## sdram_logger
module sdram_logger (
    input         clk,           
    input         rst_n,         
    input  [23:0] timestamp,     
    input  [79:0] geig_data,     
    input  [79:0] mag_data,      
    input         next_byte,     
    input  [15:0] sdram_dq_in,   
    output [15:0] sdram_dq_out,  
    output        sdram_dq_oe,   
    output [12:0] sdram_a,
    output [1:0]  sdram_ba,
    output        sdram_clk_en,
    output        sdram_cke,
    output        sdram_cs,
    output        sdram_ras,
    output        sdram_cas,
    output        sdram_we,
    output        sdram_dqml,
    output        sdram_dqmu,
    output [7:0]  byte_out       
);
Settings: LEC_CHECK=0, CAP_MARGIN=15, CELL_PAD_IN_SITES_DETAIL_PLACEMENT=2, CORE_MARGIN=2, CORE_UTILIZATION=40, GPL_ROUTABILITY_DRIVEN=0, GPL_TIMING_DRIVEN=0, SETUP_SLACK_MARGIN=4.07, SLEW_MARGIN=20; clock period 14.0 ns.
run.sh (not shown) runs the stock make flow with config.mk's settings and CLKGATE_MAP_FILE=.
Then changed:
--- a/flow/config.mk
+++ b/flow/config.mk
@@ -8,2 +8 @@
-export CAP_MARGIN = 15
-export CELL_PAD_IN_SITES_DETAIL_PLACEMENT = 2
+export CAP_MARGIN = 20
@@ -12,3 +10,0 @@
-export GPL_ROUTABILITY_DRIVEN = 0
-export GPL_TIMING_DRIVEN = 0
-export SETUP_SLACK_MARGIN = 4.07
==> flow/constraint.sdc (replaced) <==
create_clock -name core_clock -period 13.1 [get_ports {clk}]
set_input_delay 2.6200 -clock core_clock [delete_from_list [all_inputs] [get_ports {clk}]]
set_output_delay 2.6200 -clock core_clock [all_outputs]
set_load 0.01 [all_outputs]
- area after synthesis stays the same
- setup slack got worse by 0.62 ns
- register-to-register slack degrades by 0.62 ns
- wire length shrinks by 51%
Then changed:
--- a/flow/config.mk
+++ b/flow/config.mk
@@ -10 +10,2 @@
-export CORE_UTILIZATION = 40
+export CORE_UTILIZATION = 71
+export CTS_CLUSTER_SIZE = 36
==> flow/constraint.sdc (replaced) <==
create_clock -name core_clock -period 10.6 [get_ports {clk}]
set_input_delay 2.1200 -clock core_clock [delete_from_list [all_inputs] [get_ports {clk}]]
set_output_delay 2.1200 -clock core_clock [all_outputs]
set_load 0.01 [all_outputs]
The new run completed with no timing, DRC or antenna violations. Power rises by about a fifth. Via count increases by roughly a tenth. Synthesized area stays the same. First-iteration DRC count increases by well over a third. Critical path depth is higher by 1. Sequential share of layout area rises by 0.88 points. Count of clock-buffer cells in the layout came out lower by 11. Worst hold slack is better by 0.013 ns. Worst setup slack is worse by 0.45 ns.
Then changed:
--- a/flow/config.mk
+++ b/flow/config.mk
@@ -10,2 +10,3 @@
-export CORE_UTILIZATION = 71
-export CTS_CLUSTER_SIZE = 36
+export CORE_UTILIZATION = 66
+export CTS_CLUSTER_DIAMETER = 388
+export PLACE_DENSITY = 0.35
==> flow/constraint.sdc (replaced) <==
create_clock -name core_clock -period 7.29 [get_ports {clk}]
set_input_delay 1.4580 -clock core_clock [delete_from_list [all_inputs] [get_ports {clk}]]
set_output_delay 1.4580 -clock core_clock [all_outputs]
set_load 0.01 [all_outputs]
This time the run finished but fails on setup timing.
Register-to-register slack got worse by 1.7 ns.
Design area is higher by 2.3%.
Total power goes up by 46%.
Hold slack gets worse by 0.017 ns.
Then changed:
--- a/flow/config.mk
+++ b/flow/config.mk
@@ -10,3 +10 @@
-export CORE_UTILIZATION = 66
-export CTS_CLUSTER_DIAMETER = 388
-export PLACE_DENSITY = 0.35
+export CORE_UTILIZATION = 40
==> flow/constraint.sdc (replaced) <==
create_clock -name core_clock -period 14.0 [get_ports {clk}]
set_input_delay 2.8000 -clock core_clock [delete_from_list [all_inputs] [get_ports {clk}]]
set_output_delay 2.8000 -clock core_clock [all_outputs]
set_load 0.01 [all_outputs]
Result: The changed run passed the timing, DRC and antenna checks; setup slack gets better by 1.2 ns; core utilization drops by 32 points; sequential share of layout area climbs by 0.18 points; routed wire length drops by 1.5%; cell count climbs by 8.1%; design area drops by 0.39%; flip-flop count is unchanged; count of clock-buffer cells in the layout drops by 2; non-clock buffer count drops by 89; power drops by 46%.

Setup of run A:
sdram_logger again, from the RTL that the note above started with.
Settings: LEC_CHECK=0, ABC_AREA=0, CAP_MARGIN=20, CORE_ASPECT_RATIO=0.76, CORE_MARGIN=7, CORE_UTILIZATION=35, CTS_CLUSTER_DIAMETER=265, CTS_CLUSTER_SIZE=23, GPL_ROUTABILITY_DRIVEN=1, MAX_ROUTING_LAYER=met4, PLACE_DENSITY=0.47, SLEW_MARGIN=20; clock period 19.8 ns.
Modified inputs, run B compared to run A
- CORE_ASPECT_RATIO: 0.76 -> unset
- CORE_UTILIZATION: 35 -> 55
- GPL_ROUTABILITY_DRIVEN: 1 -> unset
- CTS_CLUSTER_SIZE: 23 -> unset
- ABC_AREA: 0 -> unset
- PLACE_DENSITY: 0.47 -> unset
- MAX_ROUTING_LAYER: met4 -> unset
- CTS_CLUSTER_DIAMETER: 265 -> unset
- CORE_MARGIN: 7 -> 2
- the clock period (ns, I/O delays scaled along): 19.8 -> 13.1
--- outcome ---
Run B vs. run A: first-iteration DRC count went up 557; number of hold-repair buffers added at the cts stage did not really move; pin count of the biggest net entering global routing rose by 15; final total power shows an increase of about 80%.
Relative to run A, data required time of the critical path decreased by 3350 ps in run B.
The lower critical path arrival of run A and run B is in run B.
Relative to run A, number of vias after detailed routing increased by 2.4% in run B.
Taking run A as the reference point, the average wire per cell in the routed design of run B falls by 1.3 um.
Summary — setup slack of the critical path after layout, run B relative to run A: lower, by 1530 ps.
Input-level comparison between run C and run B:
- a change of CORE_UTILIZATION from 55 to 71
- a change of CAP_MARGIN from 20 to 0
- an added CTS_CLUSTER_SIZE of 34
- a change of the clock period (ns, I/O delays scaled along) from 13.1 to 7.25
Findings:
Although it ran to completion, run C produced a layout that fails the final checks because of negative setup slack. Compared to run B, run C has met3 usage in global routing 2.5 points higher. Relative to run B, critical path depth in cells has increased by 1 in run C. Global-route usage: lower on run B. Power: run C draws more than run B. Compare run C and run B | synthesis-to-finish area growth higher: run C. Compared with run B, in run C setup total negative slack went down 680 ps, post-synthesis instance area held, post-route core utilization went up 20 points. On hold slack, run C does better than run B. Higher minimum setup slack among reg-to-reg paths among run C and run B: run B. As far as sink count of the clock tree goes, run C and run B are indistinguishable; the numbers are identical.
diff inputs: run C => run D
- CAP_MARGIN changed from 0 to 20
- CTS_CLUSTER_SIZE removed (was 34)
- CORE_UTILIZATION changed from 71 to 58
--- outcome ---
The total of clock buffers placed in the layout reported for run D is greater than that of run C by 2.
Run D ends up with a floorplan utilization that is 14 points lower than in run C.
Re global-route usage over all layers: run C and run D aren't equal, and the higher value belongs to run C.
Row length of routed wiring on met1: run D higher / run C lower
Run D against run C: xor/xnor share of the synthesized area held; first-pass GRT wire length decreased 9.4 mm.
Against run C, cell count after placement in run D rose by a few percent.
Between run D and run C, the sequential power figures differ only marginally.
Summary of run D over run C: post-detailed-routing wire length shrank by about 6%; power per cell area barely changed.
What the final checks of run D revealed, after a flow that finished every stage, was a layout that fails on negative setup slack.
As of run D, final non-filler cell total had risen by a few percent compared to run C.
Inputs modified between run D and run E:
- CTS_CLUSTER_SIZE: unset -> 33
- CAP_MARGIN: 20 -> 15
- SETUP_SLACK_MARGIN: unset -> 1.92
- CORE_UTILIZATION: 58 -> 70
- CTS_CLUSTER_DIAMETER: unset -> 29
## What came out
- In the summary table, run E is marked failed, with error GRT-0232 raised in global routing.
- Between run D and run E, final weighted congestion in routability-driven placement decreased.
- As far as synthesized cell count goes, run E and run D are indistinguishable; the numbers are identical.
- As far as net count after synthesis goes, run D and run E are indistinguishable; the numbers are identical.
- Against run D, row count in run E fell by a little under 10%.
- Looking at cell count after placement, run E sits below run D.

Setup of run 1:
sdram_logger again, from the RTL that the note above started with.
Settings: LEC_CHECK=0, CAP_MARGIN=15, CORE_MARGIN=2, CORE_UTILIZATION=72, CTS_CLUSTER_DIAMETER=27, CTS_CLUSTER_SIZE=35, SETUP_SLACK_MARGIN=0.38, SLEW_MARGIN=20; clock period 7.29 ns.
Run 1 ran in full, but the layout does not pass; the checks complain about setup timing.
What run 2 does differently from run 1 at the input level:
Settings: CTS_CLUSTER_DIAMETER now 400, was 27; PLACE_DENSITY now 0.39, previously not set; SETUP_SLACK_MARGIN no longer set, was 0.38; CAP_MARGIN now 20, was 15; CTS_CLUSTER_SIZE no longer set, was 35; CORE_UTILIZATION now 67, was 72.
==> results <==
Run 2: flow complete, layout not clean; failing: setup timing. Run 2: clock insertion delay at the later pin of the skew report is 110 ps lower than what run 1 reported. Run 2 ended up with a lower pre-CTS worst setup slack than run 1 did. Compared with run 1, in run 2 required arrival time at the worst endpoint decreased by 70 ps relative to the old numbers; cell area decreased by 0.0033 mm^2 relative to the old numbers; routed wire length decreased by 25% relative to the old numbers.
The following lists how run 3 was set up differently from run 2:
Settings: swapping 400 for 27 in CTS_CLUSTER_DIAMETER; putting HOLD_SLACK_MARGIN at -0.09 where nothing was set; putting SETUP_SLACK_MARGIN at 0.31 where nothing was set; putting CTS_CLUSTER_SIZE at 35 where nothing was set; clearing PLACE_DENSITY, which used to be 0.39; putting TNS_END_PERCENT at 5 where nothing was set; swapping 67 for 72 in CORE_UTILIZATION; swapping 20 for 15 in CAP_MARGIN.
### Flow results
From run 2 to run 3 the numbers moved as follows: via count of the first global-routing pass has increased; filler cell count in the final layout now smaller; setup slack has decreased; relative area of clock buffers and inverters in the final design climbed 5.8 points.
Cmp run 3 and run 2 / routed wire length / lower: run 2
According to the power report, total power for run 3 is higher than for run 2.
In run 3 the implementation ran to completion but is not tape-out ready, as the final checks report setup timing.
Relative to run 2, the proportion of final cell area spent on non-clock buffers of run 3 is lower by 0.56 points.
Of the two candidates, run 2 has the better number of vias after detailed routing and run 3 the worse one.
| sequential share of layout area | run 3 vs run 2 | 2.8 points lower |
Relative to run 3, the following input files were edited for run 4:
Settings: CAP_MARGIN: 15 -> 20; HOLD_SLACK_MARGIN: -0.09 -> unset; SETUP_SLACK_MARGIN: 0.31 -> unset; TNS_END_PERCENT: 5 -> unset; CTS_CLUSTER_SIZE: 35 -> unset; CTS_CLUSTER_DIAMETER: 27 -> unset; CORE_UTILIZATION: 72 -> 40; the clock period (ns, I/O delays scaled along): 7.29 -> 21.4.
### Flow results
Summary of run 3 and run 4: one run falls short of a clean finish, namely run 3.
Ran to the end and failed final checks on setup timing: run 3.
Sort run 3 and run 4 by switching power share of the total desc -> top: run 3
Average vias per placed instance shrinks by more than a quarter when moving from run 3 to run 4.
Taking run 4 over run 3, the total detailed-routing wirelength ratio works out to 0.75.
Sort run 3 and run 4 by routed length on met3 desc -> top: run 3
Comparing run 3 and run 4, the lower overall routing resource usage was measured on run 4.
In run 4 relative to run 3, area of the chip had gone up by more than half.
Non-clock buffer count delta for run 4 relative to run 3: 24% lower
Relative to run 4, the following input files were edited for run 5:
Settings: CTS_CLUSTER_SIZE now 33, previously not set; CAP_MARGIN now 15, was 20; CORE_UTILIZATION now 70, was 40; the clock period (ns, I/O delays scaled along) now 7.25, was 21.4.
- For the clock power, run 5 came in about 200% higher than run 4 did.
- Run 5 against run 4: worst-case reg-to-reg path depth moved up; final non-filler cell area moved up; worst setup slack moved down.
- Run 5 ran in full, but the layout does not pass; the checks complain about setup timing.
- On fraction of power spent switching nets, run 4 and run 5 are basically level.
--- input diff run 5..run 6 ---
Settings: HOLD_SLACK_MARGIN: unset -> -0.08; CORE_UTILIZATION: 70 -> 71; SETUP_SLACK_MARGIN: unset -> 0.95; CTS_CLUSTER_DIAMETER: unset -> 29.
==> results <==
- [run 6] flow finished | final checks: failed | reasons: setup timing
- Of run 6 and run 5, run 6 shows the lower critical path depth, with run 5 above it.
- NOTE: post-place setup slack in run 6 falls short of that of run 5
- On sequential share of layout area: run 6 sits below run 5.
- Between run 6 and run 5, the clock input transition at the sequential cells of the worst setup and hold paths does not differ in any meaningful way.
- In the reports for run 6 and run 5, the smaller total non-filler cell area in the finished layout belongs to run 5.
- A source of the critical timing path of timestamp[17] is what run 6 shows, while timestamp[14] belongs to run 5.
- Compared run 6 vs run 5, and worst relative slew slack is down in run 6.
Power is estimated from default activity; no workload was simulated.
